==> flow/design.v (excerpt) <==
module magnitude_wrapper(
	input aclk,
	input aresetn,
	input s_i_data_valid,
	output reg s_o_data_ready,
	input [31:0] s_i_data,
	output reg m_o_data_valid,
	input m_i_data_ready,
	output reg [31:0] m_o_data
    );
	reg [31:0] o_data_temp;
	reg [15:0] data_real;
	reg [15:0] data_imag;
	reg start_calc;
	reg ack_calc;
	wire [15:0] in_real = s_i_data[15:0];
	wire [15:0] in_imag = s_i_data[31:16];
	always @ (posedge aclk)
		begin
			if (aresetn == 0) begin
				s_o_data_ready <= 1'b0;
				start_calc <= 1'b0;
			end
			if (ack_calc == 1'b1) begin
				start_calc <= 0;
			end
			if ( (s_i_data_valid == 1'b1) && (ack_calc == 0)) begin
				if (in_real[15] == 1'b1)
					data_real <= ~in_real + 16'd1;
				else
					data_real <= in_real;
				if (in_imag[15] == 1'b1)
					data_imag <= ~in_imag + 16'd1;
				else
					data_imag <= in_imag;
				s_o_data_ready <= 1;
				start_calc <= 1'b1;
			end
		end
	always @ (posedge aclk)
		begin
			if (aresetn == 0) begin
				ack_calc <= 0;
			end
			if (start_calc == 1'b1) begin
				ack_calc <= 1;
				o_data_temp <= data_real*data_real + data_imag*data_imag;
			end
			else begin
				ack_calc <= 0;
			end
		end
	always @ (posedge aclk)
		begin
			if (aresetn == 0) begin
				m_o_data_valid <= 1'b0;
			end
			if (m_i_data_ready == 1'b1) begin
				if (ack_calc == 0) begin
					m_o_data_valid <= 1'b0;
				end
				else begin
					m_o_data_valid <= 1'b1;
					m_o_data <= o_data_temp;
				end
			end
		end
endmodule
make LEC_CHECK=0 ABC_AREA=1 CAP_MARGIN=20 CORE_ASPECT_RATIO=1.86 CORE_MARGIN=7 CORE_UTILIZATION=69 CTS_CLUSTER_DIAMETER=310 CTS_CLUSTER_SIZE=100 HOLD_SLACK_MARGIN=0.06 PLACE_DENSITY_LB_ADDON=0.3 SLEW_MARGIN=25 TNS_END_PERCENT=5 finish   # period 10.0 ns
run.sh (not shown) runs the stock make flow with config.mk's settings and CLKGATE_MAP_FILE=.
Edit:
- ABC_AREA: 1 -> not set
- CORE_ASPECT_RATIO: 1.86 -> 1.32
- CORE_MARGIN: 7 -> 9
- CORE_UTILIZATION: 69 -> 19
- CTS_CLUSTER_DIAMETER: 310 -> 97
- CTS_CLUSTER_SIZE: 100 -> not set
- GPL_ROUTABILITY_DRIVEN: not set -> 0
- GPL_TIMING_DRIVEN: not set -> 1
- HOLD_SLACK_MARGIN: 0.06 -> not set
- MIN_ROUTING_LAYER: not set -> met2
- PLACE_DENSITY_LB_ADDON: 0.3 -> not set
- SLEW_MARGIN: 25 -> 20
- TNS_END_PERCENT: 5 -> not set
After rerunning: The new run completed with no timing, DRC or antenna violations. Worst hold slack gets worse by 0.055 ns. Design area goes up slightly. Non-clock buffer count is unchanged. Via count goes up by roughly a tenth.
Edit:
- ABC_AREA: not set -> 1
- CORE_ASPECT_RATIO: 1.32 -> 0.5
- CORE_MARGIN: 9 -> 7
- CORE_UTILIZATION: 19 -> 69
- CTS_CLUSTER_DIAMETER: 97 -> 310
- CTS_CLUSTER_SIZE: not set -> 100
- GPL_ROUTABILITY_DRIVEN: 0 -> not set
- GPL_TIMING_DRIVEN: 1 -> not set
- HOLD_SLACK_MARGIN: not set -> 0.06
- MIN_ROUTING_LAYER: met2 -> not set
- SLEW_MARGIN: 20 -> 25
Outcome:
- synthesized cell count climbs by 25%
- cell count drops by about 15%
- synthesized area rises by 5.5%
- utilization rises by 53 points
- via count fell by 15%
- count of clock-buffer cells in the layout stays the same
- register-to-register slack gets better by 1.1 ns
Edit:
- ABC_AREA: 1 -> not set
- CELL_PAD_IN_SITES_GLOBAL_PLACEMENT: not set -> 1
- CORE_ASPECT_RATIO: 0.5 -> not set
- CORE_UTILIZATION: 69 -> 35
- CTS_CLUSTER_DIAMETER: 310 -> 228
- CTS_CLUSTER_SIZE: 100 -> 61
- GPL_TIMING_DRIVEN: not set -> 0
- HOLD_SLACK_MARGIN: 0.06 -> not set
- MAX_ROUTING_LAYER: not set -> met4
- PLACE_DENSITY_LB_ADDON: not set -> 0.27
- SETUP_SLACK_MARGIN: not set -> 1.86
- SLEW_MARGIN: 25 -> 20
Wire length went up by 5.2%.
Die size went up by 78%.
Register-to-register slack got worse by 0.89 ns.
Maximum frequency went down by 11%.
Global-route usage went down by 10 points.
